Design Sine_wave, start of the top module:
module Sine_wave
    #(
        parameter DATA_WIDTH    = 12,
        parameter ANGLE_WIDTH   = 16
    )(
    input                       clk,
    input                       reset,
    input                       ce,
    input  [DATA_WIDTH:0]       ampl,  
    input  [ANGLE_WIDTH-1:0]    step,  
    output [DATA_WIDTH:0]    sin_wave,
    output [DATA_WIDTH:0]    cos_wave   
);
Settings: LEC_CHECK=0, ABC_AREA=1, CAP_MARGIN=20, CELL_PAD_IN_SITES_DETAIL_PLACEMENT=0, CORE_MARGIN=2, CORE_UTILIZATION=15, GPL_TIMING_DRIVEN=1, MIN_ROUTING_LAYER=met1, PLACE_DENSITY=0.51, SETUP_SLACK_MARGIN=-0.22, SLEW_MARGIN=5; clock period 4.47 ns.
run.sh (not shown) runs the stock make flow with config.mk's settings and CLKGATE_MAP_FILE=.
Then changed:
Settings changed: ABC_AREA 1 to not set, CELL_PAD_IN_SITES_DETAIL_PLACEMENT 0 to not set, CORE_UTILIZATION 15 to 72, CTS_CLUSTER_DIAMETER set to 353, GPL_TIMING_DRIVEN 1 to not set, MIN_ROUTING_LAYER met1 to not set, PLACE_DENSITY 0.51 to not set, SETUP_SLACK_MARGIN -0.22 to not set, SLEW_MARGIN 5 to 20.
Clock period 4.47 ns to 3.39 ns, I/O delays scaled along.
=> The changed run finished but fails on negative setup slack. Die area goes down by well over a third. Clock-buffer cell count came out lower by 17. Area after synthesis decreases by a few percent. Hold slack is better by 0.035 ns.
Then changed:
Settings changed: CORE_UTILIZATION 72 to 40, CTS_CLUSTER_DIAMETER 353 to not set.
Clock period 3.39 ns to 4.32 ns, I/O delays scaled along.
=> Now the flow completed without violations. Sequential share of layout area rose by 1.5 points. Clock-buffer cell count rose by 10. Design area fell by 5.5%. Final cell count rose by 5.3%.

---

Sine_wave again, from the RTL that the note above started with.
export LEC_CHECK = 0
export ABC_AREA = 1
export CAP_MARGIN = 20
export CORE_MARGIN = 2
export CORE_UTILIZATION = 71
export PLACE_DENSITY = 0.62
export SETUP_SLACK_MARGIN = -0.01
export SLEW_MARGIN = 20
create_clock -name core_clock -period 3.19 [get_ports {clk}]
Edit:
ABC_AREA = default   (was 1)
CORE_UTILIZATION = 72   (was 71)
CTS_CLUSTER_DIAMETER = 358   (was default)
CTS_CLUSTER_SIZE = 32   (was default)
PLACE_DENSITY = 0.66   (was 0.62)
SETUP_SLACK_MARGIN = default   (was -0.01)
clock period = 2.34 ns   (was 3.19 ns; I/O delays follow)
The new run aborted during 3_5_place_dp.
Synthesized area goes down by 3.8%.
Synthesized cell count goes down by 23%.
Die area goes down by 5.0%.
Edit:
CORE_UTILIZATION = 21   (was 72)
CTS_CLUSTER_DIAMETER = default   (was 358)
CTS_CLUSTER_SIZE = default   (was 32)
PLACE_DENSITY = default   (was 0.66)
clock period = 4.32 ns   (was 2.34 ns; I/O delays follow)
=> This time the run completed without violations; die area increases to 3.4 times its value; synthesized cell count is unchanged; synthesized area is unchanged.
Edit:
CORE_UTILIZATION = 72   (was 21)
CTS_CLUSTER_SIZE = 48   (was default)
SETUP_SLACK_MARGIN = 0.32   (was default)
clock period = 2.42 ns   (was 4.32 ns; I/O delays follow)
After rerunning:
- The changed run died in 4_1_cts with DPL-0038
- synthesized area stays the same
- die area is lower by 70%
- synthesized cell count stays the same

---

The RTL this note starts from:
==> flow/design.v <==
`timescale 1ns / 1ps
module rotator
    #( 
    parameter DATA_WIDTH    = 12,
    parameter ANGLE_WIDTH   = 16,
    parameter ROTATOR_NUMBER = 1
    )(  
    input                                   clk,
    input                                   rst,
    input  wire signed [DATA_WIDTH:0]       x_i,
    input  wire signed [DATA_WIDTH:0]       y_i,
    input  wire signed [ANGLE_WIDTH:0]      z_i,
    input              [1:0]                quarter_in,
    input  wire        [ANGLE_WIDTH:0]      atan,
    output reg signed  [DATA_WIDTH:0]       x_o,
    output reg signed  [DATA_WIDTH:0]       y_o,
    output reg signed  [ANGLE_WIDTH:0]      z_o,
    output reg         [1:0]                quarter_out
);
wire signed [DATA_WIDTH:0] shifted_x;
wire signed [DATA_WIDTH:0] shifted_y;
assign shifted_x = x_i >>> ROTATOR_NUMBER;
assign shifted_y = y_i >>> ROTATOR_NUMBER;
always@(posedge clk)begin
    if (rst) begin
        x_o <= 0;
        y_o <= 0;
        z_o <= 0;
        quarter_out <=0;
    end else begin
        quarter_out <= quarter_in;
        if (z_i > 0) begin
            x_o <= x_i - shifted_y;
            y_o <= y_i + shifted_x;
            z_o <= z_i - atan;
        end else begin
            x_o <= x_i + shifted_y;
            y_o <= y_i - shifted_x;
            z_o <= z_i + atan;
        end
    end
end
endmodule
`timescale 1ns / 1ps
module cordic#(
    parameter DATA_WIDTH    = 12,
    parameter ANGLE_WIDTH   = 16
    )(
    input                           clk,
    input                           rst,
    input  signed [DATA_WIDTH:0]    x_i,
    input         [1:0]             quarter_in,
    input         [ANGLE_WIDTH-1:0]   theta_i,  
    output signed [DATA_WIDTH:0]    x_o,
    output signed [DATA_WIDTH:0]    y_o,
    output        [1:0]             quarter_out
    );
parameter ROTATORS_COUNT = 16;
genvar i;
wire signed   [DATA_WIDTH:0]  x_wire     [ROTATORS_COUNT:0]; 
wire signed   [DATA_WIDTH:0]  y_wire     [ROTATORS_COUNT:0]; 
wire signed   [ANGLE_WIDTH:0] z_wire     [ROTATORS_COUNT:0]; 
wire          [1:0]           quarter    [ROTATORS_COUNT:0]; 
assign x_wire[0][DATA_WIDTH:0] = x_i[DATA_WIDTH:0];
assign y_wire[0][DATA_WIDTH:0] = 0;
assign z_wire[0][ANGLE_WIDTH:0] = theta_i[ANGLE_WIDTH-1:0];
assign quarter[0][1:0] = quarter_in[1:0];
assign x_o[DATA_WIDTH:0] = x_wire[ROTATORS_COUNT][DATA_WIDTH:0];
assign y_o[DATA_WIDTH:0] = y_wire[ROTATORS_COUNT][DATA_WIDTH:0];
assign quarter_out[1:0] = quarter[ROTATORS_COUNT][1:0];
generate
    for(i=0; i < ROTATORS_COUNT; i = i + 1) begin
        rotator
        #( 
        .DATA_WIDTH    (DATA_WIDTH),
        .ANGLE_WIDTH   (ANGLE_WIDTH),
        .ROTATOR_NUMBER(i)
        ) rotator (  
        .clk        ( clk ),
        .rst        ( rst ),
        .x_i        ( x_wire[i][DATA_WIDTH:0]   ),
        .y_i        ( y_wire[i][DATA_WIDTH:0]   ),
        .z_i        ( z_wire[i][ANGLE_WIDTH:0]  ),
        .quarter_in (quarter[i]                 ),
        .atan       ( tanangle(i)               ),
        .x_o        ( x_wire[i+1][DATA_WIDTH:0] ),
        .y_o        ( y_wire[i+1][DATA_WIDTH:0] ),
        .z_o        ( z_wire[i+1][ANGLE_WIDTH:0]),
        .quarter_out( quarter[i+1]              )
        );
    end
endgenerate
function [ANGLE_WIDTH:0] tanangle;
    input [3:0] i;
begin
    case (i)
    4'b0000: tanangle = 25723;  
    4'b0001: tanangle = 15204;  
    4'b0010: tanangle = 8028;  
    4'b0011: tanangle = 4076;  
    4'b0100: tanangle = 2045;  
    4'b0101: tanangle = 1022;  
    4'b0110: tanangle = 511;  
    4'b0111: tanangle = 256;  
    4'b1000: tanangle = 128;  
    4'b1001: tanangle = 65;  
    4'b1010: tanangle = 32;  
    4'b1011: tanangle = 16;  
    4'b1100: tanangle = 8;  
    4'b1101: tanangle = 4;  
    4'b1110: tanangle = 2;  
    4'b1111: tanangle = 1;  
    endcase
    end
endfunction
endmodule
`timescale 1ns / 1ps
module Sine_wave
    #(
        parameter DATA_WIDTH    = 12,
        parameter ANGLE_WIDTH   = 16
    )(
    input                       clk,
    input                       reset,
    input                       ce,
    input  [DATA_WIDTH:0]       ampl,  
    input  [ANGLE_WIDTH-1:0]    step,  
    output [DATA_WIDTH:0]    sin_wave,
    output [DATA_WIDTH:0]    cos_wave   
);
localparam  MID_LVL = 2 << (DATA_WIDTH-1);
localparam angle_90 = 51315; 
wire signed [DATA_WIDTH:0] Xo_cordic, Yo_cordic;
reg [ANGLE_WIDTH-1:0] angle ;
wire [1:0] quarter;
localparam QUARTER_1 = 0;
localparam QUARTER_2 = 1;
localparam QUARTER_3 = 2;
localparam QUARTER_4 = 3;
reg [2:0] state;
cordic # (
    .DATA_WIDTH    (DATA_WIDTH),
    .ANGLE_WIDTH   (ANGLE_WIDTH)
    ) cordic ( 
    .clk        ( clk), 
    .rst        ( reset      ),
    .x_i        ( ampl       ), 
    .quarter_in ( state      ),
    .theta_i    ( angle      ),
    .x_o        ( Xo_cordic  ), 
    .y_o        ( Yo_cordic  ),
    .quarter_out( quarter    )
);
assign sin_wave = (quarter == QUARTER_1) | (quarter == QUARTER_2) ? MID_LVL + Yo_cordic : MID_LVL -Yo_cordic;
assign cos_wave = (quarter == QUARTER_1) | (quarter == QUARTER_4) ? MID_LVL + Xo_cordic : MID_LVL -Xo_cordic;
always@(posedge clk)begin
    if (!ce) begin
    end else if (reset) begin
        state <= QUARTER_1;
        angle <= 0;
    end else begin
        case (state)
            QUARTER_1: begin
                if (angle < angle_90 - step)
                    angle <= angle + step;
                else begin
                    state <= QUARTER_2;
                end
            end
            QUARTER_2: begin
                if (angle > step)
                    angle <= angle - step;
                else begin
                    state <= QUARTER_3;
                end
            end
            QUARTER_3: begin
                if (angle < angle_90 - step)
                    angle <= angle + step;
                else begin
                    state <= QUARTER_4;
                end
            end
            QUARTER_4: begin
                if (angle > step)
                    angle <= angle - step;
                else begin
                    state <= QUARTER_1;
                end
            end
        endcase
    end
end
endmodule
make LEC_CHECK=0 ABC_AREA=1 CAP_MARGIN=0 CORE_MARGIN=2 CORE_UTILIZATION=72 CTS_CLUSTER_DIAMETER=352 PLACE_DENSITY=0.63 SETUP_SLACK_MARGIN=-0.2 SLEW_MARGIN=20 finish   # period 2.64 ns
The baseline produced a layout that fails on setup timing.
Edit:
--- a/flow/config.mk
+++ b/flow/config.mk
@@ -9 +9 @@
-export CAP_MARGIN = 0
+export CAP_MARGIN = 20
@@ -11,4 +11,2 @@
-export CORE_UTILIZATION = 72
-export CTS_CLUSTER_DIAMETER = 352
-export PLACE_DENSITY = 0.63
-export SETUP_SLACK_MARGIN = -0.2
+export CORE_UTILIZATION = 40
+export GPL_ROUTABILITY_DRIVEN = 0
==> flow/constraint.sdc (replaced) <==
create_clock -name core_clock -period 3.53 [get_ports {clk}]
set_input_delay 0.7060 -clock core_clock [delete_from_list [all_inputs] [get_ports {clk}]]
set_output_delay 0.7060 -clock core_clock [all_outputs]
set_load 0.01 [all_outputs]
- Now the flow ran to the end with no violations
- worst setup slack improves by 840 ps
- routed wire length is lower by 28%
- core utilization is lower by 44 points
- via count is lower by 18%
- final cell count is higher by 0.76%

---

Starts from the design.v that is shown in full above.
export LEC_CHECK = 0
export CAP_MARGIN = 20
export CELL_PAD_IN_SITES_DETAIL_PLACEMENT = 1
export CORE_MARGIN = 2
export CORE_UTILIZATION = 40
export CTS_CLUSTER_SIZE = 41
export GPL_ROUTABILITY_DRIVEN = 0
export PLACE_DENSITY_LB_ADDON = 0.16
export SETUP_SLACK_MARGIN = 1.16
export SLEW_MARGIN = 20
create_clock -name core_clock -period 6.36 [get_ports {clk}]
The starting point ran to the end with no violations.
Rerun with:
--- a/flow/config.mk
+++ b/flow/config.mk
@@ -9 +8,0 @@
-export CELL_PAD_IN_SITES_DETAIL_PLACEMENT = 1
@@ -11,5 +10,3 @@
-export CORE_UTILIZATION = 40
-export CTS_CLUSTER_SIZE = 41
-export GPL_ROUTABILITY_DRIVEN = 0
-export PLACE_DENSITY_LB_ADDON = 0.16
-export SETUP_SLACK_MARGIN = 1.16
+export CORE_UTILIZATION = 68
+export CTS_CLUSTER_DIAMETER = 358
+export CTS_CLUSTER_SIZE = 32
==> flow/constraint.sdc (replaced) <==
create_clock -name core_clock -period 2.34 [get_ports {clk}]
set_input_delay 0.4680 -clock core_clock [delete_from_list [all_inputs] [get_ports {clk}]]
set_output_delay 0.4680 -clock core_clock [all_outputs]
set_load 0.01 [all_outputs]
What happened: Now the flow failed in clock tree synthesis, error DPL-0038. Synthesized area is unchanged. Die area went down by 41%. Synthesized cell count stays the same.
Rerun with:
--- a/flow/config.mk
+++ b/flow/config.mk
@@ -10,3 +10,2 @@
-export CORE_UTILIZATION = 68
-export CTS_CLUSTER_DIAMETER = 358
-export CTS_CLUSTER_SIZE = 32
+export CORE_UTILIZATION = 70
+export SETUP_SLACK_MARGIN = -0.29
==> flow/constraint.sdc (replaced) <==
create_clock -name core_clock -period 2.94 [get_ports {clk}]
set_input_delay 0.5880 -clock core_clock [delete_from_list [all_inputs] [get_ports {clk}]]
set_output_delay 0.5880 -clock core_clock [all_outputs]
set_load 0.01 [all_outputs]
=> Now the flow ended with an error in global routing; synthesized cell count is unchanged; area after synthesis does not change; die area went down by a few percent.
Rerun with:
--- a/flow/config.mk
+++ b/flow/config.mk
@@ -8 +8 @@
-export CAP_MARGIN = 20
+export CAP_MARGIN = 5
@@ -10,2 +10 @@
-export CORE_UTILIZATION = 70
-export SETUP_SLACK_MARGIN = -0.29
+export CORE_UTILIZATION = 72
==> flow/constraint.sdc (replaced) <==
create_clock -name core_clock -period 2.99 [get_ports {clk}]
set_input_delay 0.5980 -clock core_clock [delete_from_list [all_inputs] [get_ports {clk}]]
set_output_delay 0.5980 -clock core_clock [all_outputs]
set_load 0.01 [all_outputs]
Outcome: The new run never finished: it broke off in clock tree synthesis with DPL-0038; synthesized area is unchanged; die area goes down by 2.7%; synthesized cell count stays the same.
Rerun with:
--- a/flow/config.mk
+++ b/flow/config.mk
@@ -8 +8,2 @@
-export CAP_MARGIN = 5
+export ABC_AREA = 1
+export CAP_MARGIN = 0
@@ -10,0 +12,3 @@
+export CTS_CLUSTER_DIAMETER = 352
+export PLACE_DENSITY = 0.63
+export SETUP_SLACK_MARGIN = 0.19
==> flow/constraint.sdc (replaced) <==
create_clock -name core_clock -period 3.42 [get_ports {clk}]
set_input_delay 0.6840 -clock core_clock [delete_from_list [all_inputs] [get_ports {clk}]]
set_output_delay 0.6840 -clock core_clock [all_outputs]
set_load 0.01 [all_outputs]
The changed run completed without violations; die size rose by 3.9%; area after synthesis rose by 3.9%; synthesized cell count rose by 29%.

---

Starts from the design.v that is shown in full above.
Settings: LEC_CHECK=0, ABC_AREA=1, CAP_MARGIN=0, CORE_MARGIN=2, CORE_UTILIZATION=72, CTS_CLUSTER_DIAMETER=352, CTS_CLUSTER_SIZE=14, PLACE_DENSITY=0.63, SETUP_SLACK_MARGIN=0.74, SLEW_MARGIN=20; clock period 2.69 ns.
The starting point ended with an error in 5_1_grt on GRT-0232.
Change:
==> flow/config.mk (replaced) <==
export PLATFORM = sky130hd
export DESIGN_NAME = Sine_wave
export DESIGN_NICKNAME = Sine_wave
export VERILOG_FILES = /design/flow/design.v
export SDC_FILE = /design/flow/constraint.sdc
export NUM_CORES = 4
export LEC_CHECK = 0
export CAP_MARGIN = 20
export CORE_MARGIN = 2
export CORE_UTILIZATION = 72
export CTS_CLUSTER_DIAMETER = 53
export SETUP_SLACK_MARGIN = -0.07
export SLEW_MARGIN = 20
==> flow/constraint.sdc (replaced) <==
create_clock -name core_clock -period 3.39 [get_ports {clk}]
set_input_delay 0.6780 -clock core_clock [delete_from_list [all_inputs] [get_ports {clk}]]
set_output_delay 0.6780 -clock core_clock [all_outputs]
set_load 0.01 [all_outputs]
After rerunning:
- This time the run completed and failed the layout checks on negative setup slack
- synthesized area goes down by 3.8%
- die size goes down by 3.7%
- synthesized cell count drops by 23%
Change:
--- a/flow/config.mk
+++ b/flow/config.mk
@@ -10,4 +10,5 @@
 export CORE_UTILIZATION = 72
-export CTS_CLUSTER_DIAMETER = 53
-export SETUP_SLACK_MARGIN = -0.07
+export CTS_CLUSTER_SIZE = 48
+export PLACE_DENSITY_LB_ADDON = 0.0
+export SETUP_SLACK_MARGIN = 0.69
 export SLEW_MARGIN = 20
==> flow/constraint.sdc (replaced) <==
create_clock -name core_clock -period 2.42 [get_ports {clk}]
set_input_delay 0.4840 -clock core_clock [delete_from_list [all_inputs] [get_ports {clk}]]
set_output_delay 0.4840 -clock core_clock [all_outputs]
set_load 0.01 [all_outputs]
Outcome: The new run failed in 4_1_cts; synthesized cell count is unchanged; die area is unchanged; area after synthesis stays the same.
Change:
--- a/flow/config.mk
+++ b/flow/config.mk
@@ -9,6 +9,3 @@
 export CORE_MARGIN = 2
-export CORE_UTILIZATION = 72
-export CTS_CLUSTER_SIZE = 48
-export PLACE_DENSITY_LB_ADDON = 0.0
-export SETUP_SLACK_MARGIN = 0.69
+export CORE_UTILIZATION = 40
 export SLEW_MARGIN = 20
==> flow/constraint.sdc (replaced) <==
create_clock -name core_clock -period 3.1 [get_ports {clk}]
set_input_delay 0.6200 -clock core_clock [delete_from_list [all_inputs] [get_ports {clk}]]
set_output_delay 0.6200 -clock core_clock [all_outputs]
set_load 0.01 [all_outputs]
Outcome: With this change the flow reached the layout checks and failed them: negative setup slack; die area went up by well over a third; synthesized cell count stays the same; area after synthesis does not change.
Change:
--- a/flow/config.mk
+++ b/flow/config.mk
@@ -10,2 +10,4 @@
 export CORE_UTILIZATION = 40
+export HOLD_SLACK_MARGIN = 0.3
+export SETUP_SLACK_MARGIN = 0.09
 export SLEW_MARGIN = 20
==> flow/constraint.sdc (replaced) <==
create_clock -name core_clock -period 5.0 [get_ports {clk}]
set_input_delay 1.0000 -clock core_clock [delete_from_list [all_inputs] [get_ports {clk}]]
set_output_delay 1.0000 -clock core_clock [all_outputs]
set_load 0.01 [all_outputs]
Result:
- With this change the flow ran to the end with no violations
- first-iteration DRC count climbs by 26%
- sequential share of layout area rose by 5.6 points
- maximum frequency decreases by 19%
- wire length falls by 16%
Change:
--- a/flow/config.mk
+++ b/flow/config.mk
@@ -8,6 +8,6 @@
 export CAP_MARGIN = 20
+export CELL_PAD_IN_SITES_DETAIL_PLACEMENT = 0
 export CORE_MARGIN = 2
-export CORE_UTILIZATION = 40
-export HOLD_SLACK_MARGIN = 0.3
-export SETUP_SLACK_MARGIN = 0.09
+export CORE_UTILIZATION = 70
+export CTS_CLUSTER_SIZE = 41
 export SLEW_MARGIN = 20
==> flow/constraint.sdc (replaced) <==
create_clock -name core_clock -period 4.0 [get_ports {clk}]
set_input_delay 0.8000 -clock core_clock [delete_from_list [all_inputs] [get_ports {clk}]]
set_output_delay 0.8000 -clock core_clock [all_outputs]
set_load 0.01 [all_outputs]
Effect: Core utilization went up by 34 points. Routed wire length went up by 0.68%. Worst setup slack got worse by 0.53 ns. Global-route usage went up by 13 points.
